<file path="config.mk">
export PLATFORM = sky130hd
export DESIGN_NAME = RV32I_Core
export DESIGN_NICKNAME = RV32I_Core
export VERILOG_FILES = /design/flow/design.v
export SDC_FILE = /design/flow/constraint.sdc
export NUM_CORES = 4
export LEC_CHECK = 0
export CAP_MARGIN = 20
export CELL_PAD_IN_SITES_DETAIL_PLACEMENT = 1
export CELL_PAD_IN_SITES_GLOBAL_PLACEMENT = 0
export CORE_MARGIN = 10
export CORE_UTILIZATION = 70
export CTS_CLUSTER_SIZE = 34
export GPL_ROUTABILITY_DRIVEN = 0
export PLACE_DENSITY = 0.64
export SLEW_MARGIN = 20
</file>
<file path="constraint.sdc">
create_clock -name core_clock -period 9.62 [get_ports {clk}]
set_input_delay 1.9240 -clock core_clock [delete_from_list [all_inputs] [get_ports {clk}]]
set_output_delay 1.9240 -clock core_clock [all_outputs]
set_load 0.01 [all_outputs]
</file>
<file path="design.v">
`timescale 1ns / 1ps
module ControlUnit (
    input  logic        clk,
    input  logic        reset,
    input  logic [31:0] instrCode,
    output logic        regFileWe,
    output logic [ 3:0] aluControl,
    output logic        aluSrcMuxSel,
    output logic        dataWe,
    output logic [ 2:0] RFWDSrcMuxSel,
    output logic        branch,
    output logic        jal,
    output logic        jalr,
    output logic        PCEn,
    output logic        transfer,
    input  logic        ready
);
    wire [6:0] opcode = instrCode[6:0];
    wire [3:0] operators = {
        instrCode[30], instrCode[14:12]
    };   
    logic [10:0] signals;
    assign {PCEn, regFileWe, aluSrcMuxSel, dataWe, RFWDSrcMuxSel, branch, jal, jalr,transfer} = signals;
    typedef enum {
        FETCH,
        DECODE,
        R_EXE,
        I_EXE,
        B_EXE,
        LU_EXE,
        AU_EXE,
        J_EXE,
        JL_EXE,
        S_EXE,
        S_MEM,
        L_EXE,
        L_MEM,
        L_WB
    } state_e;
    state_e state, state_next;
    always_ff @(posedge clk, posedge reset) begin
        if (reset) state <= FETCH;
        else state <= state_next;
    end
    always_comb begin
        state_next = state;
        case (state)
            FETCH:  state_next = DECODE;
            DECODE: begin
                case (opcode)
                    7'b0110011:  state_next = R_EXE;
                    7'b0100011:  state_next = S_EXE;
                    7'b0000011:  state_next = L_EXE;
                    7'b0010011:  state_next = I_EXE;
                    7'b1100011:  state_next = B_EXE;
                    7'b0110111: state_next = LU_EXE;
                    7'b0010111: state_next = AU_EXE;
                    7'b1101111:  state_next = J_EXE;
                    7'b1100111: state_next = JL_EXE;
                endcase
            end
            R_EXE:  state_next = FETCH;
            S_EXE:  state_next = S_MEM;
            S_MEM:  if (ready) state_next = FETCH;
            L_EXE:  state_next = L_MEM;
            L_MEM:  if (ready) state_next = L_WB;
            L_WB:   state_next = FETCH;
            I_EXE:  state_next = FETCH;
            B_EXE:  state_next = FETCH;
            LU_EXE: state_next = FETCH;
            AU_EXE: state_next = FETCH;
            J_EXE:  state_next = FETCH;
            JL_EXE: state_next = FETCH;
        endcase
    end
    always_comb begin
        signals = 11'b0_0_0_0_000_0_0_0_0;
        aluControl = operators;
        case (state)
            FETCH:  signals = 11'b1_0_0_0_000_0_0_0_0;
            DECODE: signals = 11'b0_0_0_0_000_0_0_0_0;
            R_EXE:  signals = 11'b0_1_0_0_000_0_0_0_0;
            S_EXE: begin
                signals    = 11'b0_0_1_0_000_0_0_0_0;
                aluControl = 4'b0000;
            end
            S_MEM:  signals = 11'b0_0_1_1_000_0_0_0_1;
            L_EXE: begin
                signals = 11'b0_0_1_0_001_0_0_0_0;
                aluControl = 4'b0000;
            end
            L_MEM:  signals = 11'b0_0_1_0_001_0_0_0_1;
            L_WB:   signals = 11'b0_1_1_0_001_0_0_0_0;
            I_EXE: begin
                signals = 11'b0_1_1_0_000_0_0_0_0;
                if (operators == 4'b1101)
                    aluControl = operators;   
                else aluControl = {1'b0, operators[2:0]};   
            end
            B_EXE:  signals = 11'b0_0_0_0_000_1_0_0_0;
            LU_EXE: signals = 11'b0_1_0_0_010_0_0_0_0;
            AU_EXE: signals = 11'b0_1_0_0_011_0_0_0_0;
            J_EXE:  signals = 11'b0_1_0_0_100_0_1_0_0;
            JL_EXE: begin
                signals    = 11'b0_1_0_0_100_0_1_1_0;
                aluControl = 4'b0000;
            end
        endcase
    end
endmodule
`timescale 1ns / 1ps
module DataPath (
    input  logic        clk,
    input  logic        reset,
    input  logic        regFileWe,
    input  logic [ 3:0] aluControl,
    input  logic        aluSrcMuxSel,
    input  logic [ 2:0] RFWDSrcMuxSel,
    input  logic        branch,
    input  logic        jal,
    input  logic        jalr,
    input  logic        PCEn,
    output logic [31:0] instrMemAddr,
    input  logic [31:0] instrCode,
    output logic [31:0] dataAddr,
    output logic [31:0] dataWData,
    input  logic [31:0] dataRData
);
    logic [31:0] aluResult, RFData1, RFData2;
    logic [31:0] PCSrcData, PCOutData, PC_Imm_Adder_SrcMuxOut;
    logic [31:0] immExt, aluSrcMuxOut, RFWDSrcMuxOut;
    logic btaken, PCSrcMuxSel;
    logic [31:0] PC_Imm_AdderResult, PC_4_AdderResult, PCSrcMuxOut;
    logic [31:0] DecReg_RFData1, DecReg_RFData2, DecReg_immExt;
    logic [31:0] ExeReg_aluResult, ExeReg_RFData2, ExeReg_PCSrcMuxOut, MemAccReg_dataRData;
    assign instrMemAddr = PCOutData;
    assign dataAddr     = ExeReg_aluResult;
    assign dataWData    = ExeReg_RFData2;
    assign PCSrcMuxSel  = jal | (btaken & branch);
    RegisterFile U_RegFile (
        .clk(clk),
        .we(regFileWe),
        .RAddr1(instrCode[19:15]),
        .RAddr2(instrCode[24:20]),
        .WAddr(instrCode[11:7]),
        .WData(RFWDSrcMuxOut),
        .RData1(RFData1),
        .RData2(RFData2)
    );
    register U_DecReg_RFRD1 (
        .clk  (clk),
        .reset(reset),
        .d    (RFData1),
        .q    (DecReg_RFData1)
    );
    register U_DecReg_RFRD2 (
        .clk  (clk),
        .reset(reset),
        .d    (RFData2),
        .q    (DecReg_RFData2)
    );
    register U_ExeReg_RFRD2 (
        .clk  (clk),
        .reset(reset),
        .d    (DecReg_RFData2),
        .q    (ExeReg_RFData2)
    );
    mux_2x1 U_ALUSrcMux (
        .sel(aluSrcMuxSel),
        .x0 (DecReg_RFData2),
        .x1 (DecReg_immExt),
        .y  (aluSrcMuxOut)
    );
    register U_MemAccReg_dataRData (
        .clk  (clk),
        .reset(reset),
        .d    (dataRData),
        .q    (MemAccReg_dataRData)
    );
    mux_5x1 U_RFWDSrcMux (
        .sel(RFWDSrcMuxSel),
        .x0 (aluResult),
        .x1 (MemAccReg_dataRData),
        .x2 (DecReg_immExt),
        .x3 (PC_Imm_AdderResult),
        .x4 (PC_4_AdderResult),
        .y  (RFWDSrcMuxOut)
    );
    alu U_ALU (
        .aluControl(aluControl),
        .a(DecReg_RFData1),
        .b(aluSrcMuxOut),
        .btaken(btaken),
        .result(aluResult)
    );
    register U_ExeReg_ALU (
        .clk  (clk),
        .reset(reset),
        .d    (aluResult),
        .q    (ExeReg_aluResult)
    );
    extend U_ImmExtend (
        .instrCode(instrCode),
        .immExt(immExt)
    );
    register U_DecReg_ImmExtend (
        .clk  (clk),
        .reset(reset),
        .d    (immExt),
        .q    (DecReg_immExt)
    );
    mux_2x1 U_PC_Imm_Adder_SrcMux (
        .sel(jalr),
        .x0 (PCOutData),
        .x1 (RFData1),
        .y  (PC_Imm_Adder_SrcMuxOut)
    );
    adder U_PC_Imm_Adder (
        .a(DecReg_immExt),
        .b(PC_Imm_Adder_SrcMuxOut),
        .y(PC_Imm_AdderResult)
    );
    adder U_PC_4_Adder (
        .a(32'd4),
        .b(PCOutData),
        .y(PC_4_AdderResult)
    );
    mux_2x1 U_PCSrcMux (
        .sel(PCSrcMuxSel),
        .x0 (PC_4_AdderResult),
        .x1 (PC_Imm_AdderResult),
        .y  (PCSrcMuxOut)
    );
    register U_ExeReg_PCSrcMux (
        .clk  (clk),
        .reset(reset),
        .d    (PCSrcMuxOut),
        .q    (ExeReg_PCSrcMuxOut)
    );
    registerEn U_PC (
        .clk  (clk),
        .reset(reset),
        .en   (PCEn),
        .d    (ExeReg_PCSrcMuxOut),
        .q    (PCOutData)
    );
endmodule
module alu (
    input  logic [ 3:0] aluControl,
    input  logic [31:0] a,
    input  logic [31:0] b,
    output logic        btaken,
    output logic [31:0] result
);
    always_comb begin
        case (aluControl)
            4'b0000:    result = a + b;
            4'b1000:    result = a - b;
            4'b0001:    result = a << b;
            4'b0101:    result = a >> b;
            4'b1101:    result = $signed(a) >>> b[4:0];
            4'b0010:    result = ($signed(a) < $signed(b)) ? 1 : 0;
            4'b0011:   result = (a < b) ? 1 : 0;
            4'b0100:    result = a ^ b;
            4'b0110:     result = a | b;
            4'b0111:    result = a & b;
            default: result = 32'b0;
        endcase
    end
    always_comb begin : branch_processor
        btaken = 1'b0;
        case (aluControl[2:0])
            3'b000:    btaken = (a == b);
            3'b001:    btaken = (a != b);
            3'b100:    btaken = ($signed(a) < $signed(b));
            3'b101:    btaken = ($signed(a) >= $signed(b));
            3'b110:   btaken = (a < b);
            3'b111:   btaken = (a >= b);
            default: btaken = 1'b0;
        endcase
    end
endmodule
module register (
    input  logic        clk,
    input  logic        reset,
    input  logic [31:0] d,
    output logic [31:0] q
);
    always_ff @(posedge clk, posedge reset) begin
        if (reset) q <= 0;
        else q <= d;
    end
endmodule
module registerEn (
    input  logic        clk,
    input  logic        reset,
    input  logic        en,
    input  logic [31:0] d,
    output logic [31:0] q
);
    always_ff @(posedge clk, posedge reset) begin
        if (reset) q <= 0;
        else begin
            if (en) q <= d;
        end
    end
endmodule
module adder (
    input  logic [31:0] a,
    input  logic [31:0] b,
    output logic [31:0] y
);
    assign y = a + b;
endmodule
module RegisterFile (
    input  logic        clk,
    input  logic        we,
    input  logic [ 4:0] RAddr1,
    input  logic [ 4:0] RAddr2,
    input  logic [ 4:0] WAddr,
    input  logic [31:0] WData,
    output logic [31:0] RData1,
    output logic [31:0] RData2
);
    logic [31:0] RegFile[0:2**5-1];
    always_ff @(posedge clk) begin
        if (we) RegFile[WAddr] <= WData;
    end
    assign RData1 = (RAddr1 != 0) ? RegFile[RAddr1] : 32'b0;
    assign RData2 = (RAddr2 != 0) ? RegFile[RAddr2] : 32'b0;
endmodule
module mux_2x1 (
    input  logic        sel,
    input  logic [31:0] x0,
    input  logic [31:0] x1,
    output logic [31:0] y
);
    always_comb begin
        case (sel)
            1'b0:    y = x0;
            1'b1:    y = x1;
            default: y = 32'b0;
        endcase
    end
endmodule
module mux_5x1 (
    input  logic [ 2:0] sel,
    input  logic [31:0] x0,
    input  logic [31:0] x1,
    input  logic [31:0] x2,
    input  logic [31:0] x3,
    input  logic [31:0] x4,
    output logic [31:0] y
);
    always_comb begin
        y = 32'b0;
        case (sel)
            3'd0: y = x0;
            3'd1: y = x1;
            3'd2: y = x2;
            3'd3: y = x3;
            3'd4: y = x4;
        endcase
    end
endmodule
module extend (
    input  logic [31:0] instrCode,
    output logic [31:0] immExt
);
    wire [6:0] opcode = instrCode[6:0];
    wire [2:0] func3 = instrCode[14:12];
    always_comb begin
        immExt = 32'b0;
        case (opcode)
            7'b0110011: immExt = 32'b0;
            7'b0000011: immExt = {{20{instrCode[31]}}, instrCode[31:20]};
            7'b0100011:
            immExt = {{20{instrCode[31]}}, instrCode[31:25], instrCode[11:7]};
            7'b0010011: begin
                case (func3)
                    3'b001:  immExt = {27'b0, instrCode[24:20]};
                    3'b101:  immExt = {27'b0, instrCode[24:20]};
                    3'b011:  immExt = {20'b0, instrCode[31:20]};
                    default: immExt = {{20{instrCode[31]}}, instrCode[31:20]};
                endcase
            end
            7'b1100011:
            immExt = {
                {20{instrCode[31]}},
                instrCode[7],
                instrCode[30:25],
                instrCode[11:8],
                1'b0
            };
            7'b0110111: immExt = {instrCode[31:12], 12'b0};
            7'b0010111: immExt = {instrCode[31:12], 12'b0};
            7'b1101111:
            immExt = {
                {12{instrCode[31]}},
                instrCode[19:12],
                instrCode[20],
                instrCode[30:21],
                1'b0
            };
            7'b1100111: immExt = {{20{instrCode[31]}}, instrCode[31:20]};
            default: immExt = 32'b0;
        endcase
    end
endmodule
`timescale 1ns / 1ps
module RV32I_Core (
    input  logic        clk,
    input  logic        reset,
    input  logic [31:0] instrCode,
    output logic [31:0] instrMemAddr,
    output logic        dataWe,
    output logic [31:0] dataAddr,
    output logic [31:0] dataWData,
    input  logic [31:0] dataRData,
    output logic        transfer,
    input  logic        ready
);
    logic        regFileWe;
    logic [ 3:0] aluControl;
    logic        aluSrcMuxSel;
    logic [ 2:0] RFWDSrcMuxSel;
    logic        branch;
    logic        jal;
    logic        jalr;
    logic        PCEn;
    ControlUnit U_ControlUnit (.*);
    DataPath U_DataPath (.*);
endmodule
</file>
<file path="run.sh">
#!/bin/bash
# the make line also repeats each setting of config.mk as NAME=value (left out here)
make -C /OpenROAD-flow-scripts/flow DESIGN_CONFIG=/design/flow/config.mk WORK_HOME=/design/flow/orfs CLKGATE_MAP_FILE= finish
</file>
==> results of run 1 <==
-- metrics by stage --
stage             cell area (µm²)  hold slack [ps]  power, mW  std cells  worst slack, ps
floorplan                   68200              353       8.03       4581              259
global placement            71400              408       8.91       5811             1020
==> metrics.cfg, run 1 <==
[status]
status=stopped before the end
haltStage=3_5_place_dp
flow.first_error=[ERROR DPL-0033] detailed placement checks failed during check placement.

[logic_synthesis]
largest_area_cell=edfxtp_1
ys.flops=1294
ys_sh_adder_pct=2.26
top_logic_kind=multiplexers
ys_cells=4581
yosysWarningCount=8
synthMostInstantiatedCell=edfxtp_1
syn_inst=4581
ys_area_mm2=0.0682
floorplan.nets=4770
yosys.area_share.aoi_pct=8.68
synth-edff-count=1024
synthesis.area_mm2=0.0682
common_cells=edfxtp_1 (1024), mux4_2 (646), nand2_1 (312)
simple_gate_share_pct=5.96
yosysTopAreaCellShare_pct=45.1
mux_share_pct=24.5
yosys-top-cells-area=edfxtp_1 (45%), mux4_2 (21%), dfrtp_1 (9.9%)
avgSynthCellArea_um2=14.9
synthArstFlopShare_pct=20.9
synth.distinct_cells=99
flop_cell=edfxtp_1
synthXorXnorAreaFrac_pct=1.08
ys_seq_share_pct=55.0

[placement]
io_buffers=164

[die]
num_rows=114
core_mm2=0.0967
chipWidth_um=332
initCoreUtil_pct=70.5
io_pins=165
chipArea_mm2=0.110
dieHeight_um=332

==> inputs of run 2 (changes only) <==
CELL_PAD_IN_SITES_DETAIL_PLACEMENT = not set   (was 1)
CELL_PAD_IN_SITES_GLOBAL_PLACEMENT = not set   (was 0)
CORE_MARGIN = 2   (was 10)
CORE_UTILIZATION = 67   (was 70)
CTS_CLUSTER_SIZE = 36   (was 34)
GPL_ROUTABILITY_DRIVEN = not set   (was 0)
MAX_ROUTING_LAYER = met4   (was not set)
PLACE_DENSITY = not set   (was 0.64)
clock period = 5.42 ns   (was 9.62 ns; I/O delays follow)
==> run 2 against run 1 <==
  * The run fails in 5_1_grt
  * Synthesized area did not move
  * Synthesized cell count stayed put
  * Die area shrank 5.4%
==> metrics.cfg, run 2 <==
[die]
chipArea_mm2=0.104
num_rows=117
core_mm2=0.101
initCoreUtil_pct=67.2
chipWidth_um=323
io_pins=165
dieHeight_um=323

[logic_synthesis]
synthXorXnorAreaFrac_pct=1.08
largest_area_cell=edfxtp_1
flop_cell=edfxtp_1
syn_inst=4581
mux_share_pct=24.5
simple_gate_share_pct=5.96
synth-edff-count=1024
ys_seq_share_pct=55.0
avgSynthCellArea_um2=14.9
synthArstFlopShare_pct=20.9
yosys-top-cells-area=edfxtp_1 (45%), mux4_2 (21%), dfrtp_1 (9.9%)
synthesis.area_mm2=0.0682
yosysWarningCount=8
ys_cells=4581
floorplan.nets=4770
ys.flops=1294
yosys.area_share.aoi_pct=8.68
synthMostInstantiatedCell=edfxtp_1
ys_sh_adder_pct=2.26
top_logic_kind=multiplexers
synth.distinct_cells=99
yosysTopAreaCellShare_pct=45.1
common_cells=edfxtp_1 (1024), mux4_2 (646), nand2_1 (312)
ys_area_mm2=0.0682

[placement]
finalWeightedCongestion=1.15
io_buffers=164
dp_slack_ps=-1330
dpl_cell_area_mm2=0.0774
hpwl_um=208000

[clock_network]
hold_buffers=0
ctsHtreeMaxLevel=4
cts.sinks=1294
cts_buffers=133
clk_path_buf_depth=3
clockRootBuffer=clkbuf_16

[global_routing]
grt_usage_pct=78.2
gr-total-overflow=6

[status]
flow.first_error=[ERROR GRT-0116] Global routing finished with congestion. Check the congestion regions in the DRC Viewer.
haltStage=5_1_grt
status=stopped before the end

## run 2: per-stage QoR
stage | utilization, % | std cells
floorplan | - | 4581
global placement | 76.3 | 6542
CTS | 81.3 | 6802
detailed placement | 76.3 | 6542
## run 2: per-layer routing
metal,overflow,GRT usage [%]
met1,0,78.3
met3,1,64.5
met2,3,91.1
met4,2,72.6
met5,-,-
## run 2: repair_timing
action                     in CTS
setup endpoints to repair     846
gates cloned                    9
buffers inserted                9
gates resized                 101
pin swaps                      14
==> inputs of run 3 (changes only) <==
CORE_UTILIZATION = 66   (was 67)
CTS_CLUSTER_SIZE = 42   (was 36)
MAX_ROUTING_LAYER = not set   (was met4)
SETUP_SLACK_MARGIN = 1.56   (was not set)
==> run 3 against run 2 <==
  * The flow again stops in 5_1_grt
  * Synthesized area unchanged
  * Synthesized cell count unchanged
  * Die area increased by 1.5%
==> metrics.cfg, run 3 <==
[logic_synthesis]
yosysTopAreaCellShare_pct=45.1
common_cells=edfxtp_1 (1024), mux4_2 (646), nand2_1 (312)
simple_gate_share_pct=5.96
yosys.area_share.aoi_pct=8.68
ys_seq_share_pct=55.0
flop_cell=edfxtp_1
top_logic_kind=multiplexers
yosysWarningCount=8
largest_area_cell=edfxtp_1
synthXorXnorAreaFrac_pct=1.08
ys_area_mm2=0.0682
synthMostInstantiatedCell=edfxtp_1
ys_cells=4581
yosys-top-cells-area=edfxtp_1 (45%), mux4_2 (21%), dfrtp_1 (9.9%)
synthesis.area_mm2=0.0682
synth.distinct_cells=99
mux_share_pct=24.5
avgSynthCellArea_um2=14.9
ys.flops=1294
ys_sh_adder_pct=2.26
floorplan.nets=4770
synth-edff-count=1024
syn_inst=4581
synthArstFlopShare_pct=20.9

[placement]
io_buffers=164
finalWeightedCongestion=1.06
hpwl_um=190000
dp_cells=6475
dpl_cell_area_mm2=0.0770

[clock_network]
clockRootBuffer=clkbuf_16
ctsHtreeMaxLevel=4
cts.sinks=1294
clk_path_buf_depth=3
hold_buffers=0
cts_buffers=132

[status]
haltStage=5_1_grt
status=stopped before the end
flow.first_error=[ERROR GRT-0232] Routing congestion too high. Check the congestion heatmap in the GUI.

[die]
dieHeight_um=325
chipWidth_um=325
num_rows=117
core_mm2=0.102
initCoreUtil_pct=66.8
io_pins=165
chipArea_mm2=0.106

[global_routing]
gr-total-overflow=146
grt_usage_pct=82.8

run 3: what timing repair did:
action                                   CTS
gates cloned                              25
pin swaps                                 63
endpoints found under the setup margin  1726
buffers inserted                          50
resized                                  261
run 3: stage by stage:
stage | power (mW) | hold WS (ps) | setup WS (ps)
after CTS | 27.0 | 402 | -85.2
after global placement | 16.6 | 407 | -1260
after detailed placement | 16.8 | 412 | -1400
after floorplan | 14.3 | 353 | -525
run 3: metal layers:
layer / overflow / GRT usage [%]
met3: 17 / 74.1
met4: 50 / 79.7
met2: 71 / 92.9
met5: 1 / 50.6
met1: 7 / 84.1
==> inputs of run 4 (changes only) <==
ABC_AREA = 1   (was not set)
CAP_MARGIN = 30   (was 20)
CELL_PAD_IN_SITES_GLOBAL_PLACEMENT = 2   (was not set)
CORE_ASPECT_RATIO = 0.57   (was not set)
CORE_UTILIZATION = 59   (was 66)
CTS_CLUSTER_DIAMETER = 294   (was not set)
CTS_CLUSTER_SIZE = not set   (was 42)
GPL_ROUTABILITY_DRIVEN = 1   (was not set)
HOLD_SLACK_MARGIN = -0.02   (was not set)
MIN_ROUTING_LAYER = met1   (was not set)
PLACE_DENSITY_LB_ADDON = 0.2   (was not set)
SETUP_SLACK_MARGIN = 2.65   (was 1.56)
SLEW_MARGIN = 35   (was 20)
TNS_END_PERCENT = 45   (was not set)
clock period = 10.3 ns   (was 5.42 ns; I/O delays follow)
==> run 4 against run 3 <==
  * The flow stops in 3_1_place_gp_skip_io
  * Synthesized area is 3.4% higher
  * Die area is 16% higher
  * Synthesized cell count is 75% higher
==> metrics.cfg, run 4 <==
[die]
num_rows=95
chipWidth_um=462
dieHeight_um=265
initCoreUtil_pct=59.7
core_mm2=0.118
chipArea_mm2=0.122

[status]
flow.first_error=[ERROR FLW-0024] Place density exceeds 1.0 (current PLACE_DENSITY_LB_ADDON =  0.2). Please check if the value of  PLACE_DENSITY_LB_ADDON is between 0 and 0.99.
status=stopped before the end
haltStage=3_1_place_gp_skip_io

[logic_synthesis]
ys_cells=8029
syn_inst=8029
yosysWarningCount=8
mux_share_pct=0.0444
ys_seq_share_pct=53.2
synthArstFlopShare_pct=20.9
avgSynthCellArea_um2=8.78
common_cells=o21ai_0 (1349), nor2_1 (1320), nand2_1 (1101)
largest_area_cell=edfxtp_1
floorplan.nets=8218
synthMostInstantiatedCell=o21ai_0
synth-edff-count=1024
ys_area_mm2=0.0705
synth.distinct_cells=61
flop_cell=edfxtp_1
synthesis.area_mm2=0.0705
yosys-top-cells-area=edfxtp_1 (44%), o21ai_0 (9.6%), dfrtp_1 (9.5%)
yosysTopAreaCellShare_pct=43.6
top_logic_kind=AND-OR/OR-AND gates
synthXorXnorAreaFrac_pct=0.696
ys_sh_adder_pct=2.19
ys.flops=1294
yosys.area_share.aoi_pct=20.2
simple_gate_share_pct=18.1

==> inputs of run 5 (changes only) <==
ABC_AREA = not set   (was 1)
CELL_PAD_IN_SITES_GLOBAL_PLACEMENT = not set   (was 2)
CORE_ASPECT_RATIO = not set   (was 0.57)
CORE_UTILIZATION = 67   (was 59)
HOLD_SLACK_MARGIN = not set   (was -0.02)
MIN_ROUTING_LAYER = not set   (was met1)
PLACE_DENSITY_LB_ADDON = not set   (was 0.2)
SETUP_SLACK_MARGIN = not set   (was 2.65)
SLEW_MARGIN = 20   (was 35)
TNS_END_PERCENT = not set   (was 45)
clock period = 5.28 ns   (was 10.3 ns; I/O delays follow)
==> run 5 against run 4 <==
  * The run fails in 5_1_grt
  * Synthesized cell count is 43% lower
  * Synthesized area is 3.3% lower
  * Die area decreased by 15%
==> metrics.cfg, run 5 <==
[die]
chipWidth_um=323
num_rows=117
dieHeight_um=323
io_pins=165
chipArea_mm2=0.104
core_mm2=0.101
initCoreUtil_pct=67.2

[clock_network]
clk_path_buf_depth=3
clockRootBuffer=clkbuf_16
cts_buffers=131
cts.sinks=1294
ctsHtreeMaxLevel=4

[logic_synthesis]
yosys.area_share.aoi_pct=8.68
ys_sh_adder_pct=2.26
ys.flops=1294
synthesis.area_mm2=0.0682
simple_gate_share_pct=5.96
ys_area_mm2=0.0682
top_logic_kind=multiplexers
avgSynthCellArea_um2=14.9
synth-edff-count=1024
ys_cells=4581
synthXorXnorAreaFrac_pct=1.08
yosysWarningCount=8
ys_seq_share_pct=55.0
common_cells=edfxtp_1 (1024), mux4_2 (646), nand2_1 (312)
syn_inst=4581
largest_area_cell=edfxtp_1
synthArstFlopShare_pct=20.9
yosysTopAreaCellShare_pct=45.1
synthMostInstantiatedCell=edfxtp_1
flop_cell=edfxtp_1
synth.distinct_cells=99
yosys-top-cells-area=edfxtp_1 (45%), mux4_2 (21%), dfrtp_1 (9.9%)
mux_share_pct=24.5
floorplan.nets=4770

[placement]
io_buffers=164
hpwl_um=208000
dpl_cell_area_mm2=0.0778
finalWeightedCongestion=1.15

[global_routing]
gr-total-overflow=6
grt_usage_pct=80.7

[status]
haltStage=5_1_grt
flow.first_error=[ERROR GRT-0116] Global routing finished with congestion. Check the congestion regions in the DRC Viewer.
status=stopped before the end

[run 5: repair_timing]
action | 4_1_cts
buffers inserted | 58
hold endpoints to repair | 0
endpoints found under the setup margin | 899
pin swaps | 51
gates cloned | 29
hold buffers | 0
gates resized | 233
[run 5: through the flow]
step	hold WS [ps]	setup WS, ps	std cells	setup TNS [ps]
3_3_place_gp	438	-1520	6577	-800920
2_1_floorplan	353	-668	4581	-149400
4_1_cts	404	-380	6901	-86390
3_5_place_dp	446	-1650	6579	-976560
[run 5: layer usage]
metal | overflow | GRT usage [%]
met1 | 1 | 81.5
met2 | 3 | 91.4
met3 | 0 | 72.3
met4 | 2 | 75.8
met5 | 0 | 52.8
==> inputs of run 6 (changes only) <==
CAP_MARGIN = 20   (was 30)
CORE_UTILIZATION = 66   (was 67)
CTS_CLUSTER_DIAMETER = not set   (was 294)
CTS_CLUSTER_SIZE = 42   (was not set)
GPL_ROUTABILITY_DRIVEN = not set   (was 1)
SETUP_SLACK_MARGIN = -0.46   (was not set)
clock period = 5.26 ns   (was 5.28 ns; I/O delays follow)
==> run 6 against run 5 <==
  * The run again fails in 5_1_grt
  * Die area rose by 1.5%
  * Synthesized cell count did not move
  * Synthesized area did not move
==> metrics.cfg, run 6 <==
[logic_synthesis]
synthMostInstantiatedCell=edfxtp_1
top_logic_kind=multiplexers
syn_inst=4581
synth-edff-count=1024
yosysTopAreaCellShare_pct=45.1
largest_area_cell=edfxtp_1
avgSynthCellArea_um2=14.9
ys.flops=1294
flop_cell=edfxtp_1
synthArstFlopShare_pct=20.9
yosys.area_share.aoi_pct=8.68
synth.distinct_cells=99
ys_seq_share_pct=55.0
ys_area_mm2=0.0682
ys_sh_adder_pct=2.26
mux_share_pct=24.5
common_cells=edfxtp_1 (1024), mux4_2 (646), nand2_1 (312)
yosysWarningCount=8
synthXorXnorAreaFrac_pct=1.08
ys_cells=4581
floorplan.nets=4770
simple_gate_share_pct=5.96
synthesis.area_mm2=0.0682
yosys-top-cells-area=edfxtp_1 (45%), mux4_2 (21%), dfrtp_1 (9.9%)

[status]
flow.first_error=[ERROR GRT-0232] Routing congestion too high. Check the congestion heatmap in the GUI.
status=stopped before the end
haltStage=5_1_grt

[die]
core_mm2=0.102
initCoreUtil_pct=66.8
io_pins=165
chipArea_mm2=0.106
dieHeight_um=325
chipWidth_um=325
num_rows=117

[global_routing]
gr-total-overflow=251
grt_usage_pct=83.8

[placement]
hpwl_um=211000
finalWeightedCongestion=1.11
dp_cells=6557
io_buffers=164

[clock_network]
clk_path_buf_depth=3
clockRootBuffer=clkbuf_16
cts_buffers=131
hold_buffers=0
ctsHtreeMaxLevel=4
cts.sinks=1294

[run 6: stage by stage]
stage | worst slack (ps) | power (mW) | instance area, µm²
after global placement | -1290 | 17.4 | 77600
after floorplan | -664 | 14.7 | 68900
after CTS | -456 | 27.8 | 82700
after detailed placement | -1570 | 17.5 | 77600
[run 6: timing repair]
item	4_1_cts
setup buffers	13
resized	99
hold endpoints to repair	0
endpoints found under the setup margin	670
pin swaps	17
cloned	15
[run 6: routing by layer]
metal | global-route usage [%] | overflow
met2 | 93.7 | 106
met5 | 52.8 | 5
met1 | 83.6 | 22
met3 | 75.7 | 28
met4 | 82.7 | 90
==> inputs of run 7 (changes only) <==
ABC_AREA = 1   (was not set)
CAP_MARGIN = 30   (was 20)
CORE_UTILIZATION = 68   (was 66)
CTS_CLUSTER_DIAMETER = 294   (was not set)
CTS_CLUSTER_SIZE = 13   (was 42)
GPL_ROUTABILITY_DRIVEN = 1   (was not set)
SETUP_SLACK_MARGIN = 1.21   (was -0.46)
clock period = 4.07 ns   (was 5.26 ns; I/O delays follow)
==> run 7 against run 6 <==
  * The run again fails in 5_1_grt
  * Synthesized cell count rose by 75%
  * Die area is 0.33% higher
  * Synthesized area increased by 3.4%
==> metrics.cfg, run 7 <==
[logic_synthesis]
ys.flops=1294
common_cells=o21ai_0 (1349), nor2_1 (1320), nand2_1 (1101)
synthArstFlopShare_pct=20.9
yosys.area_share.aoi_pct=20.2
largest_area_cell=edfxtp_1
ys_area_mm2=0.0705
syn_inst=8029
avgSynthCellArea_um2=8.78
ys_cells=8029
ys_seq_share_pct=53.2
yosysWarningCount=8
synth.distinct_cells=61
yosysTopAreaCellShare_pct=43.6
synthXorXnorAreaFrac_pct=0.696
flop_cell=edfxtp_1
top_logic_kind=AND-OR/OR-AND gates
synthesis.area_mm2=0.0705
synthMostInstantiatedCell=o21ai_0
simple_gate_share_pct=18.1
ys_sh_adder_pct=2.19
floorplan.nets=8218
mux_share_pct=0.0444
synth-edff-count=1024
yosys-top-cells-area=edfxtp_1 (44%), o21ai_0 (9.6%), dfrtp_1 (9.5%)

[clock_network]
clk_path_buf_depth=3
clockRootBuffer=clkbuf_16
cts_buffers=109
ctsHtreeMaxLevel=3
hold_buffers=0
cts.sinks=1294

[status]
status=stopped before the end
flow.first_error=[ERROR GRT-0232] Routing congestion too high. Check the congestion heatmap in the GUI.
haltStage=5_1_grt

[placement]
dp_cells=10100
finalWeightedCongestion=1.16
hpwl_um=211000
io_buffers=164
dpl_cell_area_mm2=0.0817
dp_slack_ps=-1530

[die]
io_pins=165
core_mm2=0.103
chipArea_mm2=0.106
initCoreUtil_pct=68.3
num_rows=118
chipWidth_um=326
dieHeight_um=326

[global_routing]
gr-total-overflow=321
grt_usage_pct=86.1

[run 7: routing by layer]
layer / GRT overflow / global-route usage (%)
met1: 39 / 87.5
met5: 5 / 56.1
met4: 122 / 81.9
met2: 116 / 95.7
met3: 39 / 78.0
[run 7: what timing repair did]
item | CTS
resized | 269
endpoints found under the hold margin | 0
pin swaps | 65
cloned | 21
endpoints found under the setup margin | 2112
buffers inserted | 24
==> inputs of run 8 (changes only) <==
ABC_AREA = not set   (was 1)
CAP_MARGIN = 20   (was 30)
CORE_UTILIZATION = 58   (was 68)
CTS_CLUSTER_DIAMETER = not set   (was 294)
CTS_CLUSTER_SIZE = 42   (was 13)
GPL_ROUTABILITY_DRIVEN = not set   (was 1)
SETUP_SLACK_MARGIN = 0.99   (was 1.21)
==> run 8 against run 7 <==
  * Now fails the layout checks on negative setup slack
  * Synthesized cell count is 43% lower
  * Die area is 13% higher
  * Synthesized area is 3.3% lower
==> metrics.cfg, run 8 <==
[power]
netSwitchingPower_mw=10.9
p_clk_mw=12.9
comb_power_share_pct=24.0
seq-power_mw=15.1
p_sw_share_pct=29.6
power_leader=sequential cells
power.leakage_nw=33.4
vdd_ir_drop_max_mv=0.669
power.density_mw_per_mm2=418
pwr-share-seq_pct=41.0
p_int_mw=25.9
p_clk_share_pct=35.0
finalPower_mw=36.8
p_comb_mw=8.82

[min_path]
holdPathStages=1
min_to=U_DataPath.U_PC.q[5]
hp-class=reg -> reg
hold_path_startpoint=U_DataPath.U_ExeReg_PCSrcMux.q[5]

[clock_network]
clk_path_buf_depth=3
ctsHtreeMaxLevel=4
clk_pin_slew_ps=60
cts_tree=yes
hold_buffers=0
clock.latency.late_pin_ps=800
cts_buffers=137
cts.sinks=1294
clockRootBuffer=clkbuf_16

[worst_setup_path]
worstPathBufferInverterCount=7
rr_endpoint=U_DataPath.U_RegFile.RegFile[2][28]
critical_path_class=reg -> reg
critPathRequiredTime_ps=4540
reg2regPathDepth=23
slowest_stage=or4_4
cp_top_family=simple AND/OR/NAND/NOR gates
critPathArrivalTime_ps=5890
worstSetupPathDepth=23
crit_end=U_DataPath.U_RegFile.RegFile[2][28]
path_cells=or4_4, buf_12, nor2_4, buf_6, buf_6, buf_12, buf_4, nand2_1, nand2_1, inv_1, ha_1, buf_4, nor2b_1, o21ai_0, a21oi_1, nor2_1, a22oi_1, nand3_2, or4_1, a31oi_1, o21ai_0, a21o_1, a21o_4
crit_fanout=32
cp-end-kind=flip-flop
rr_startpoint=U_ControlUnit.state[8]
critPathMaxStageDelay_ps=550
startpoint_type=flip-flop
r2r_setup_slack_ps=-1360
startpoint=U_ControlUnit.state[8]

[finish]
final_cells=7479
areaGrowthSynthToFinish_pct=29.2
fin_area_mm2=0.0881
finish.utilization_pct=75.7
final_nets=6025

[placement]
dpl_cell_area_mm2=0.0814
io_buffers=164
hpwl_um=186000
dp_slack_ps=-2420
dp_cells=7154
finalWeightedCongestion=1.13

[route]
ant_nets=0
drt-total-wl_um=281000
vias_per_cell=7.20
avgRoutedWirePerCell_um=37.5
drt_first_iter_violations=8220
drc=0
firstDrtPassIters=8
num_vias=53800

[timing]
worst_pin_slew_ps=1150
fin_ws_ps=-1360
finalMaxSlewViolations=0
setup_viol_count_final=1088
rsz0062_at_grt=true
maxSlewHeadroom_pct=23.6
hold_violations=0
finalSetupTns_ps=-1095490
fmax_ghz=0.184
finalClockPeriodUsage_pct=133
finalCriticalPeriod_ps=5430
clock_skew_ps=52.2
whs_ps=456

[logic_synthesis]
synth.distinct_cells=99
avgSynthCellArea_um2=14.9
syn_inst=4581
ys_cells=4581
ys_area_mm2=0.0682
flop_cell=edfxtp_1
synth-edff-count=1024
mux_share_pct=24.5
floorplan.nets=4770
yosysWarningCount=8
ys.flops=1294
ys_sh_adder_pct=2.26
synthXorXnorAreaFrac_pct=1.08
synthesis.area_mm2=0.0682
ys_seq_share_pct=55.0
synthArstFlopShare_pct=20.9
largest_area_cell=edfxtp_1
yosys.area_share.aoi_pct=8.68
common_cells=edfxtp_1 (1024), mux4_2 (646), nand2_1 (312)
synthMostInstantiatedCell=edfxtp_1
yosys-top-cells-area=edfxtp_1 (45%), mux4_2 (21%), dfrtp_1 (9.9%)
simple_gate_share_pct=5.96
yosysTopAreaCellShare_pct=45.1
top_logic_kind=multiplexers

[die]
num_rows=125
io_pins=165
chipArea_mm2=0.120
core_mm2=0.116
initCoreUtil_pct=58.6
dieHeight_um=347
chipWidth_um=347

[run]
maxCapViolCount=0
tool_warnings=87

[global_routing]
gr-total-overflow=0
grt_max_degree=71
grt_pass1_vias=54200
grt_usage_pct=47.0
grt_pass1_wl_um=397000
antenna_found_initial=13

[status]
status=complete, but fails checks
checkFailReasons=negative setup slack

-- run 8: timing repair --
action                                  4_1_cts  5_1_grt
buffers inserted                             39       16
gates cloned                                 12        0
gates resized                               242       71
endpoints found under the setup margin     2112     2112
pin swaps                                    71       36
-- run 8: area by class of cell --
class / count / area [µm²]
clock buffer: 168 / 3650
fill: 6998 / 28200
clock inverter: 86 / 906
multi-input combinational: 2849 / 30800
tap: 1524 / 1910
antenna: 4 / 10.0
inverter: 118 / 464
timing repair buffer: 1436 / 12900
sequential: 1294 / 37500
-- run 8: routing by layer --
layer	routed length (µm)	track usage [%]	vias to the layer above	part of all wire, %
li1	-	-	21100	-
met1	90200	58.8	26400	32
met2	125000	70.9	5009	45
met3	38300	12.8	1342	14
met4	26900	35.1	10	9.6
met5	62	0	-	0.022
==> inputs of run 9 (changes only) <==
ABC_AREA = 1   (was not set)
CAP_MARGIN = 30   (was 20)
CELL_PAD_IN_SITES_GLOBAL_PLACEMENT = 2   (was not set)
CORE_ASPECT_RATIO = 0.57   (was not set)
CORE_UTILIZATION = 59   (was 58)
CTS_CLUSTER_DIAMETER = 294   (was not set)
CTS_CLUSTER_SIZE = not set   (was 42)
GPL_ROUTABILITY_DRIVEN = 1   (was not set)
MIN_ROUTING_LAYER = met2   (was not set)
PLACE_DENSITY_LB_ADDON = 0.2   (was not set)
SETUP_SLACK_MARGIN = 2.65   (was 0.99)
SLEW_MARGIN = 35   (was 20)
TNS_END_PERCENT = 45   (was not set)
clock period = 10.7 ns   (was 4.07 ns; I/O delays follow)
==> run 9 against run 8 <==
  * The run now fails in 3_1_place_gp_skip_io
  * Synthesized area grew 3.4%
  * Die area is 1.7% higher
  * Synthesized cell count rose by 75%
==> metrics.cfg, run 9 <==
[logic_synthesis]
synthesis.area_mm2=0.0705
syn_inst=8029
simple_gate_share_pct=18.1
yosysTopAreaCellShare_pct=43.6
flop_cell=edfxtp_1
top_logic_kind=AND-OR/OR-AND gates
ys.flops=1294
yosysWarningCount=8
ys_seq_share_pct=53.2
yosys-top-cells-area=edfxtp_1 (44%), o21ai_0 (9.6%), dfrtp_1 (9.5%)
largest_area_cell=edfxtp_1
ys_cells=8029
synthXorXnorAreaFrac_pct=0.696
mux_share_pct=0.0444
yosys.area_share.aoi_pct=20.2
floorplan.nets=8218
ys_sh_adder_pct=2.19
avgSynthCellArea_um2=8.78
synth.distinct_cells=61
common_cells=o21ai_0 (1349), nor2_1 (1320), nand2_1 (1101)
synth-edff-count=1024
synthMostInstantiatedCell=o21ai_0
synthArstFlopShare_pct=20.9
ys_area_mm2=0.0705

[status]
haltStage=3_1_place_gp_skip_io
flow.first_error=[ERROR FLW-0024] Place density exceeds 1.0 (current PLACE_DENSITY_LB_ADDON =  0.2). Please check if the value of  PLACE_DENSITY_LB_ADDON is between 0 and 0.99.
status=stopped before the end

[die]
initCoreUtil_pct=59.7
num_rows=95
chipArea_mm2=0.122
dieHeight_um=265
chipWidth_um=462
core_mm2=0.118

==> inputs of run 10 (changes only) <==
ABC_AREA = not set   (was 1)
CELL_PAD_IN_SITES_GLOBAL_PLACEMENT = not set   (was 2)
CORE_ASPECT_RATIO = not set   (was 0.57)
CORE_UTILIZATION = 72   (was 59)
MIN_ROUTING_LAYER = not set   (was met2)
PLACE_DENSITY_LB_ADDON = 0.0   (was 0.2)
SETUP_SLACK_MARGIN = 2.94   (was 2.65)
SLEW_MARGIN = 40   (was 35)
TNS_END_PERCENT = not set   (was 45)
clock period = 9.99 ns   (was 10.7 ns; I/O delays follow)
==> run 10 against run 9 <==
  * The run fails in 5_1_grt
  * Synthesized cell count decreased by 43%
  * Die area decreased by 21%
  * Synthesized area decreased by 3.3%
==> metrics.cfg, run 10 <==
[die]
chipArea_mm2=0.0972
initCoreUtil_pct=72.9
core_mm2=0.0936
num_rows=112
dieHeight_um=312
chipWidth_um=312
io_pins=165

[logic_synthesis]
flop_cell=edfxtp_1
ys.flops=1294
yosysTopAreaCellShare_pct=45.1
ys_cells=4581
top_logic_kind=multiplexers
common_cells=edfxtp_1 (1024), mux4_2 (646), nand2_1 (312)
syn_inst=4581
ys_area_mm2=0.0682
yosysWarningCount=8
synth-edff-count=1024
synth.distinct_cells=99
yosys-top-cells-area=edfxtp_1 (45%), mux4_2 (21%), dfrtp_1 (9.9%)
largest_area_cell=edfxtp_1
simple_gate_share_pct=5.96
synthArstFlopShare_pct=20.9
synthXorXnorAreaFrac_pct=1.08
avgSynthCellArea_um2=14.9
mux_share_pct=24.5
yosys.area_share.aoi_pct=8.68
ys_seq_share_pct=55.0
synthesis.area_mm2=0.0682
ys_sh_adder_pct=2.26
synthMostInstantiatedCell=edfxtp_1
floorplan.nets=4770

[clock_network]
clockRootBuffer=clkbuf_16
cts.sinks=1294
clk_path_buf_depth=3
ctsHtreeMaxLevel=4
cts_buffers=132
hold_buffers=0

[global_routing]
gr-total-overflow=69
grt_usage_pct=82.4

[placement]
dpl_cell_area_mm2=0.0718
hpwl_um=183000
io_buffers=164
dp_cells=5810
finalWeightedCongestion=1.09

[status]
haltStage=5_1_grt
status=stopped before the end
flow.first_error=[ERROR GRT-0232] Routing congestion too high. Check the congestion heatmap in the GUI.

==> run 10: what timing repair did <==
action	CTS
buffers inserted	8
gates cloned	6
gates resized	51
pin swaps	5
endpoints found under the setup margin	832
==> run 10: metrics by stage <==
stage / hold slack, ps / worst slack (ps)
floorplan: 353 / 2950
global placement: 408 / 1440
detailed placement: 414 / 1360
CTS: 433 / 2940
==> run 10: routing by layer <==
metal  track usage (%)  overflow
met3              74.8         7
met1              83.0         6
met5              48.3         1
met2              92.3        32
met4              79.9        23
==> inputs of run 11 (changes only) <==
ABC_AREA = 1   (was not set)
CAP_MARGIN = 20   (was 30)
CELL_PAD_IN_SITES_DETAIL_PLACEMENT = 2   (was not set)
CORE_ASPECT_RATIO = 0.76   (was not set)
CORE_UTILIZATION = 64   (was 72)
CTS_CLUSTER_DIAMETER = not set   (was 294)
CTS_CLUSTER_SIZE = 24   (was not set)
GPL_ROUTABILITY_DRIVEN = 0   (was 1)
GPL_TIMING_DRIVEN = 1   (was not set)
MAX_ROUTING_LAYER = met4   (was not set)
MIN_ROUTING_LAYER = met1   (was not set)
PLACE_DENSITY_LB_ADDON = 0.07   (was 0.0)
SETUP_SLACK_MARGIN = 0.69   (was 2.94)
SLEW_MARGIN = 20   (was 40)
clock period = 4.61 ns   (was 9.99 ns; I/O delays follow)
==> run 11 against run 10 <==
  * The flow stops in 3_5_place_dp
  * Synthesized area increased by 3.4%
  * Synthesized cell count up 75%
  * Die area is 16% higher
==> metrics.cfg, run 11 <==
[status]
status=stopped before the end
haltStage=3_5_place_dp
flow.first_error=[ERROR DPL-0033] detailed placement checks failed during check placement.

[logic_synthesis]
synthesis.area_mm2=0.0705
floorplan.nets=8218
mux_share_pct=0.0444
yosysWarningCount=8
synth-edff-count=1024
top_logic_kind=AND-OR/OR-AND gates
ys_area_mm2=0.0705
synth.distinct_cells=61
yosys.area_share.aoi_pct=20.2
largest_area_cell=edfxtp_1
synthXorXnorAreaFrac_pct=0.696
ys.flops=1294
avgSynthCellArea_um2=8.78
ys_cells=8029
common_cells=o21ai_0 (1349), nor2_1 (1320), nand2_1 (1101)
synthMostInstantiatedCell=o21ai_0
syn_inst=8029
ys_seq_share_pct=53.2
yosys-top-cells-area=edfxtp_1 (44%), o21ai_0 (9.6%), dfrtp_1 (9.5%)
flop_cell=edfxtp_1
simple_gate_share_pct=18.1
synthArstFlopShare_pct=20.9
ys_sh_adder_pct=2.19
yosysTopAreaCellShare_pct=43.6

[die]
chipWidth_um=385
io_pins=165
core_mm2=0.110
initCoreUtil_pct=64.3
chipArea_mm2=0.113
dieHeight_um=293
num_rows=106

[placement]
io_buffers=164

[run 11: metrics by stage]
step	instance area, µm²	instances	power [mW]	hold WS (ps)	TNS [ps]
global placement	79100	9826	21.6	363	-433660
floorplan	71000	8029	17.8	349	0
==> inputs of run 12 (changes only) <==
CAP_MARGIN = 35   (was 20)
CELL_PAD_IN_SITES_GLOBAL_PLACEMENT = 2   (was not set)
CORE_ASPECT_RATIO = 0.57   (was 0.76)
CORE_MARGIN = 3   (was 2)
CORE_UTILIZATION = 68   (was 64)
CTS_CLUSTER_DIAMETER = 263   (was not set)
CTS_CLUSTER_SIZE = not set   (was 24)
GPL_ROUTABILITY_DRIVEN = 1   (was 0)
GPL_TIMING_DRIVEN = 0   (was 1)
MIN_ROUTING_LAYER = met2   (was met1)
PLACE_DENSITY_LB_ADDON = 0.2   (was 0.07)
SETUP_SLACK_MARGIN = -0.86   (was 0.69)
SLEW_MARGIN = 10   (was 20)
TNS_END_PERCENT = 80   (was not set)
clock period = 10.3 ns   (was 4.61 ns; I/O delays follow)
==> run 12 against run 11 <==
  * Synthesized area stayed put
  * The flow stops in 3_1_place_gp_skip_io
  * Synthesized cell count did not move
  * Die area down 4.5%
==> metrics.cfg, run 12 <==
[logic_synthesis]
largest_area_cell=edfxtp_1
ys_area_mm2=0.0705
synthMostInstantiatedCell=o21ai_0
ys_cells=8029
simple_gate_share_pct=18.1
mux_share_pct=0.0444
yosysTopAreaCellShare_pct=43.6
synthXorXnorAreaFrac_pct=0.696
floorplan.nets=8218
synthArstFlopShare_pct=20.9
yosys-top-cells-area=edfxtp_1 (44%), o21ai_0 (9.6%), dfrtp_1 (9.5%)
ys_sh_adder_pct=2.19
synth.distinct_cells=61
avgSynthCellArea_um2=8.78
ys_seq_share_pct=53.2
top_logic_kind=AND-OR/OR-AND gates
flop_cell=edfxtp_1
ys.flops=1294
synthesis.area_mm2=0.0705
yosys.area_share.aoi_pct=20.2
common_cells=o21ai_0 (1349), nor2_1 (1320), nand2_1 (1101)
syn_inst=8029
synth-edff-count=1024
yosysWarningCount=8

[status]
haltStage=3_1_place_gp_skip_io
flow.first_error=[ERROR FLW-0024] Place density exceeds 1.0 (current PLACE_DENSITY_LB_ADDON =  0.2). Please check if the value of  PLACE_DENSITY_LB_ADDON is between 0 and 0.99.
status=stopped before the end

[die]
chipArea_mm2=0.108
core_mm2=0.102
num_rows=88
chipWidth_um=433
dieHeight_um=249
initCoreUtil_pct=69.2

==> inputs of run 13 (changes only) <==
ABC_AREA = not set   (was 1)
CAP_MARGIN = 15   (was 35)
CELL_PAD_IN_SITES_DETAIL_PLACEMENT = not set   (was 2)
CELL_PAD_IN_SITES_GLOBAL_PLACEMENT = not set   (was 2)
CORE_ASPECT_RATIO = not set   (was 0.57)
CORE_MARGIN = 2   (was 3)
CORE_UTILIZATION = 69   (was 68)
CTS_CLUSTER_DIAMETER = 294   (was 263)
GPL_TIMING_DRIVEN = not set   (was 0)
MIN_ROUTING_LAYER = not set   (was met2)
PLACE_DENSITY_LB_ADDON = not set   (was 0.2)
SETUP_SLACK_MARGIN = 0.97   (was -0.86)
SLEW_MARGIN = 20   (was 10)
TNS_END_PERCENT = not set   (was 80)
clock period = 7.02 ns   (was 10.3 ns; I/O delays follow)
==> run 13 against run 12 <==
  * The flow stops in 5_1_grt
  * Synthesized cell count down 43%
  * Die area down 5.9%
  * Synthesized area down 3.3%
==> metrics.cfg, run 13 <==
[logic_synthesis]
yosys.area_share.aoi_pct=8.68
mux_share_pct=24.5
floorplan.nets=4770
synthArstFlopShare_pct=20.9
ys_sh_adder_pct=2.26
synthMostInstantiatedCell=edfxtp_1
synth-edff-count=1024
synth.distinct_cells=99
common_cells=edfxtp_1 (1024), mux4_2 (646), nand2_1 (312)
yosys-top-cells-area=edfxtp_1 (45%), mux4_2 (21%), dfrtp_1 (9.9%)
top_logic_kind=multiplexers
synthesis.area_mm2=0.0682
avgSynthCellArea_um2=14.9
yosysTopAreaCellShare_pct=45.1
ys_area_mm2=0.0682
syn_inst=4581
largest_area_cell=edfxtp_1
ys_cells=4581
synthXorXnorAreaFrac_pct=1.08
ys.flops=1294
yosysWarningCount=8
ys_seq_share_pct=55.0
simple_gate_share_pct=5.96
flop_cell=edfxtp_1

[clock_network]
clockRootBuffer=clkbuf_16
cts.sinks=1294
clk_path_buf_depth=3
ctsHtreeMaxLevel=4
cts_buffers=132

[die]
chipArea_mm2=0.101
num_rows=115
core_mm2=0.0981
io_pins=165
dieHeight_um=318
chipWidth_um=318
initCoreUtil_pct=69.5

[placement]
hpwl_um=188000
finalWeightedCongestion=1.08
io_buffers=164

[status]
flow.first_error=[ERROR GRT-0232] Routing congestion too high. Check the congestion heatmap in the GUI.
haltStage=5_1_grt
status=stopped before the end

[global_routing]
gr-total-overflow=318
grt_usage_pct=86.5

-- run 13: repair_timing --
item / in CTS
resized: 56
pin swaps: 12
setup buffers: 22
cloned: 7
endpoints found under the setup margin: 773
hold buffers: 0
-- run 13: stage by stage --
| step | total power [mW] | setup slack (ps) | instances | instance area [µm²] | utilization, % |
|---|---|---|---|---|---|
| detailed placement | 12.6 | -238 | 5980 | 73200 | 74.6 |
| CTS | 20.0 | 972 | 6251 | 78200 | 79.7 |
| floorplan | 11.0 | 751 | 4581 | 68800 | - |
| global placement | 12.5 | 34.1 | 5978 | 73200 | 74.6 |
-- run 13: metal layers --
layer | overflow | global-route usage (%)
met1 | 55 | 86.9
met2 | 107 | 94.7
met3 | 64 | 78.2
met4 | 92 | 81.5
met5 | - | -
==> inputs of run 14 (changes only) <==
CAP_MARGIN = 10   (was 15)
clock period = 6.8 ns   (was 7.02 ns; I/O delays follow)
==> run 14 against run 13 <==
  * Die area is the same
  * Synthesized area stayed put
  * The run again fails in 5_1_grt
  * Synthesized cell count did not move
==> metrics.cfg, run 14 <==
[logic_synthesis]
synthXorXnorAreaFrac_pct=1.08
syn_inst=4581
synthArstFlopShare_pct=20.9
largest_area_cell=edfxtp_1
synthesis.area_mm2=0.0682
mux_share_pct=24.5
simple_gate_share_pct=5.96
synth.distinct_cells=99
ys_cells=4581
synth-edff-count=1024
common_cells=edfxtp_1 (1024), mux4_2 (646), nand2_1 (312)
ys_area_mm2=0.0682
yosysWarningCount=8
ys_seq_share_pct=55.0
top_logic_kind=multiplexers
yosys-top-cells-area=edfxtp_1 (45%), mux4_2 (21%), dfrtp_1 (9.9%)
yosysTopAreaCellShare_pct=45.1
ys_sh_adder_pct=2.26
yosys.area_share.aoi_pct=8.68
floorplan.nets=4770
synthMostInstantiatedCell=edfxtp_1
flop_cell=edfxtp_1
ys.flops=1294
avgSynthCellArea_um2=14.9

[global_routing]
grt_usage_pct=83.5
gr-total-overflow=127

[clock_network]
cts.sinks=1294
hold_buffers=0
clockRootBuffer=clkbuf_16
ctsHtreeMaxLevel=4
cts_buffers=133
clk_path_buf_depth=3

[die]
io_pins=165
dieHeight_um=318
chipArea_mm2=0.101
num_rows=115
core_mm2=0.0981
initCoreUtil_pct=69.5
chipWidth_um=318

[placement]
dp_slack_ps=-282
finalWeightedCongestion=1.10
io_buffers=164
hpwl_um=183000

[status]
flow.first_error=[ERROR GRT-0232] Routing congestion too high. Check the congestion heatmap in the GUI.
status=stopped before the end
haltStage=5_1_grt

[run 14: metal layers]
metal,GRT usage [%],GRT overflow
met5,-,-
met4,79.5,37
met3,75.4,23
met2,92.8,51
met1,82.2,16
[run 14: stage by stage]
| step | TNS [ps] | cells | hold WS [ps] | instance area [µm²] |
|---|---|---|---|---|
| floorplan | 0 | 4581 | 353 | 68800 |
| global placement | -11310 | 5989 | 387 | 73300 |
| detailed placement | -54990 | 5992 | 409 | 73400 |
| CTS | 0 | 6283 | 417 | 78800 |
[run 14: what timing repair did]
action | in CTS
buffers inserted | 36
gates resized | 108
setup endpoints to repair | 865
pin swaps | 35
gates cloned | 13
==> inputs of run 15 (changes only) <==
CAP_MARGIN = 20   (was 10)
CELL_PAD_IN_SITES_GLOBAL_PLACEMENT = 2   (was not set)
CORE_MARGIN = 7   (was 2)
CORE_UTILIZATION = 51   (was 69)
CTS_CLUSTER_DIAMETER = not set   (was 294)
CTS_CLUSTER_SIZE = 74   (was not set)
GPL_ROUTABILITY_DRIVEN = 0   (was 1)
GPL_TIMING_DRIVEN = 1   (was not set)
MAX_ROUTING_LAYER = not set   (was met4)
MIN_ROUTING_LAYER = met1   (was not set)
PLACE_DENSITY_LB_ADDON = 0.29   (was not set)
SETUP_SLACK_MARGIN = 2.3   (was 0.97)
TNS_END_PERCENT = 80   (was not set)
clock period = 12.9 ns   (was 6.8 ns; I/O delays follow)
==> run 15 against run 14 <==
  * Now clean on timing, DRC and antenna
  * Synthesized area stayed put
  * Die area grew 42%
  * Synthesized cell count unchanged
==> metrics.cfg, run 15 <==
[route]
num_vias=46700
vias_per_cell=7.13
firstDrtPassIters=8
drt-total-wl_um=245000
avgRoutedWirePerCell_um=37.4
drc=0
ant_nets=0
drt_first_iter_violations=6218

[global_routing]
antenna_found_initial=8
grt_max_degree=98
grt_pass1_vias=46000
gr-total-overflow=0
grt_usage_pct=33.1
grt_pass1_wl_um=346000

[worst_setup_path]
crit_end=U_DataPath.U_RegFile.RegFile[3][28]
worstPathBufferInverterCount=3
crit_fanout=97
critPathRequiredTime_ps=13310
reg2regPathDepth=18
critPathMaxStageDelay_ps=830
startpoint_type=input pin
slowest_stage=a21o_1
r2r_setup_slack_ps=4890
critPathArrivalTime_ps=9900
rr_startpoint=U_ControlUnit.state[3]
critical_path_class=in -> reg
cp-end-kind=flip-flop
cp_top_family=AND-OR/OR-AND gates
path_cells=buf_8, buf_12, mux4_2, mux4_2, mux2i_1, nor2_1, mux2_2, ha_1, inv_1, fa_1, nor2b_1, o31a_1, or3_1, a21oi_1, o31ai_1, a21oi_1, o21ai_1, a31oi_1, xor2_1, o21ai_0, a21o_1
rr_endpoint=U_DataPath.U_RegFile.RegFile[16][26]
startpoint=instrCode[15]
worstSetupPathDepth=21

[clock_network]
ctsHtreeMaxLevel=4
clk_pin_slew_ps=60
cts_tree=yes
clockRootBuffer=clkbuf_16
clk_path_buf_depth=3
clock.latency.late_pin_ps=790
postCtsSetupBuffers=0
cts.sinks=1294
cts-resized-gates=0
hold_buffers=0
cts_buffers=137

[power]
p_comb_mw=1.89
netSwitchingPower_mw=3.02
p_sw_share_pct=28.5
comb_power_share_pct=17.8
vdd_ir_drop_max_mv=0.133
power_leader=sequential cells
finalPower_mw=10.6
power.density_mw_per_mm2=139
seq-power_mw=4.82
p_clk_share_pct=36.8
p_clk_mw=3.90
pwr-share-seq_pct=45.4
p_int_mw=7.59
power.leakage_nw=27.1

[timing]
clock_skew_ps=49.2
finalCriticalPeriod_ps=9490
finalSetupTns_ps=0
hold_violations=0
rsz0062_at_grt=false
setup_viol_count_final=0
finalMaxSlewViolations=0
fmax_ghz=0.105
worst_pin_slew_ps=1210
whs_ps=399
finalClockPeriodUsage_pct=73.5
maxSlewHeadroom_pct=19.2

[die]
core_mm2=0.133
initCoreUtil_pct=51.2
num_rows=134
dieHeight_um=380
chipArea_mm2=0.144
chipWidth_um=380
io_pins=165

[logic_synthesis]
avgSynthCellArea_um2=14.9
synthesis.area_mm2=0.0682
yosys.area_share.aoi_pct=8.68
ys.flops=1294
synthArstFlopShare_pct=20.9
ys_area_mm2=0.0682
flop_cell=edfxtp_1
ys_seq_share_pct=55.0
ys_sh_adder_pct=2.26
yosys-top-cells-area=edfxtp_1 (45%), mux4_2 (21%), dfrtp_1 (9.9%)
syn_inst=4581
top_logic_kind=multiplexers
yosysWarningCount=8
mux_share_pct=24.5
largest_area_cell=edfxtp_1
synth-edff-count=1024
synthXorXnorAreaFrac_pct=1.08
ys_cells=4581
synthMostInstantiatedCell=edfxtp_1
yosysTopAreaCellShare_pct=45.1
common_cells=edfxtp_1 (1024), mux4_2 (646), nand2_1 (312)
floorplan.nets=4770
synth.distinct_cells=99
simple_gate_share_pct=5.96

[finish]
fin_area_mm2=0.0765
final_nets=4869
final_cells=6558
areaGrowthSynthToFinish_pct=12.2

[run]
maxCapViolCount=0
tool_warnings=81

[placement]
hpwl_um=159000
dp_cells=6307
dpl_cell_area_mm2=0.0721
io_buffers=164

[min_path]
holdPathStages=0
min_to=U_DataPath.U_ExeReg_RFRD2.q[5]
hp-class=reg -> reg
hold_path_startpoint=U_DataPath.U_DecReg_RFRD2.q[5]

[status]
status=no timing/DRC/antenna violations

run 15: cell type report:
type                    instances  area (µm²)
diodes                          3        7.51
inverters                     118         450
well taps                    1768        2210
repair buffers                285        2630
flip-flops and latches       1294       37500
multi-input cells            2844       29300
fillers                     10300       56600
clock buffers                 182        3760
clock inverters                64         652
run 15: stage by stage:
step,worst slack (ps),utilization (%)
after floorplan,2880,-
after detailed placement,2730,54.2
after CTS,3510,57.5
after global routing,2910,57.5
after global placement,2870,54.1
final,3410,57.5
run 15: routing by layer:
layer  track usage, %  wire length [µm]  up-vias
met1             42.9             86300    24000
met4             18.1             16900        2
met5                0                13        -
li1                 -                 -    18700
met2             52.2            115000     3300
met3             7.65             27500      677
==> inputs of run 16 (changes only) <==
CELL_PAD_IN_SITES_GLOBAL_PLACEMENT = not set   (was 2)
CORE_MARGIN = 2   (was 7)
CORE_UTILIZATION = 66   (was 51)
CTS_CLUSTER_SIZE = not set   (was 74)
GPL_ROUTABILITY_DRIVEN = not set   (was 0)
GPL_TIMING_DRIVEN = not set   (was 1)
MIN_ROUTING_LAYER = not set   (was met1)
PLACE_DENSITY_LB_ADDON = not set   (was 0.29)
SETUP_SLACK_MARGIN = -0.31   (was 2.3)
TNS_END_PERCENT = not set   (was 80)
clock period = 5.34 ns   (was 12.9 ns; I/O delays follow)
==> run 16 against run 15 <==
  * Synthesized cell count is the same
  * Die area shrank 27%
  * The run now fails in 5_1_grt
  * Synthesized area is the same
==> metrics.cfg, run 16 <==
[logic_synthesis]
mux_share_pct=24.5
largest_area_cell=edfxtp_1
yosys-top-cells-area=edfxtp_1 (45%), mux4_2 (21%), dfrtp_1 (9.9%)
ys_cells=4581
top_logic_kind=multiplexers
ys_sh_adder_pct=2.26
avgSynthCellArea_um2=14.9
synth.distinct_cells=99
floorplan.nets=4770
ys_seq_share_pct=55.0
yosysWarningCount=8
synthMostInstantiatedCell=edfxtp_1
synthArstFlopShare_pct=20.9
simple_gate_share_pct=5.96
ys.flops=1294
synth-edff-count=1024
ys_area_mm2=0.0682
yosys.area_share.aoi_pct=8.68
common_cells=edfxtp_1 (1024), mux4_2 (646), nand2_1 (312)
syn_inst=4581
synthesis.area_mm2=0.0682
yosysTopAreaCellShare_pct=45.1
synthXorXnorAreaFrac_pct=1.08
flop_cell=edfxtp_1

[die]
chipArea_mm2=0.106
core_mm2=0.102
num_rows=117
dieHeight_um=325
initCoreUtil_pct=66.8
io_pins=165
chipWidth_um=325

[clock_network]
cts_buffers=132
clockRootBuffer=clkbuf_16
ctsHtreeMaxLevel=4
cts.sinks=1294
clk_path_buf_depth=3

[status]
haltStage=5_1_grt
status=stopped before the end
flow.first_error=[ERROR GRT-0229] Vertical edge usage exceeds the maximum allowed. (21, 14) usage=65535 limit=2200

[placement]
hpwl_um=192000
dpl_cell_area_mm2=0.0773
finalWeightedCongestion=1.10
io_buffers=164
dp_slack_ps=-1310

## run 16: what timing repair did
action / CTS
gates cloned: 6
resized: 63
pin swaps: 11
setup endpoints to repair: 608
hold buffers: 0
setup buffers: 9
## run 16: per-stage QoR
stage / cells / utilization (%)
floorplan: 4581 / -
global placement: 6511 / 75.7
detailed placement: 6511 / 75.7
CTS: 6765 / 80.4
==> inputs of run 17 (changes only) <==
CORE_UTILIZATION = 61   (was 66)
MAX_ROUTING_LAYER = met4   (was not set)
SETUP_SLACK_MARGIN = 1.05   (was -0.31)
clock period = 4.07 ns   (was 5.34 ns; I/O delays follow)
==> run 17 against run 16 <==
  * The run again fails in 5_1_grt
  * Synthesized cell count is the same
  * Die area up 8.1%
  * Synthesized area unchanged
==> metrics.cfg, run 17 <==
[status]
status=stopped before the end
haltStage=5_1_grt

[clock_network]
hold_buffers=0
cts_buffers=133
ctsHtreeMaxLevel=4
cts.sinks=1294
clk_path_buf_depth=3
clockRootBuffer=clkbuf_16

[logic_synthesis]
largest_area_cell=edfxtp_1
synth.distinct_cells=99
yosys-top-cells-area=edfxtp_1 (45%), mux4_2 (21%), dfrtp_1 (9.9%)
yosys.area_share.aoi_pct=8.68
syn_inst=4581
synthArstFlopShare_pct=20.9
simple_gate_share_pct=5.96
yosysTopAreaCellShare_pct=45.1
synthesis.area_mm2=0.0682
common_cells=edfxtp_1 (1024), mux4_2 (646), nand2_1 (312)
flop_cell=edfxtp_1
yosysWarningCount=8
synth-edff-count=1024
ys_sh_adder_pct=2.26
mux_share_pct=24.5
avgSynthCellArea_um2=14.9
ys_area_mm2=0.0682
ys_cells=4581
ys_seq_share_pct=55.0
ys.flops=1294
synthXorXnorAreaFrac_pct=1.08
top_logic_kind=multiplexers
synthMostInstantiatedCell=edfxtp_1
floorplan.nets=4770

[placement]
finalWeightedCongestion=1.07
io_buffers=164
dp_cells=7100
dpl_cell_area_mm2=0.0811
dp_slack_ps=-2500
hpwl_um=208000

[die]
num_rows=122
dieHeight_um=338
chipWidth_um=338
chipArea_mm2=0.115
initCoreUtil_pct=61.6
io_pins=165
core_mm2=0.111

[run 17: timing repair]
| action | 4_1_cts |
|---|---|
| endpoints found under the setup margin | 2114 |
| resized | 221 |
| setup buffers | 44 |
| gates cloned | 17 |
| pin swaps | 61 |
Power and IR drop assume default switching activity.
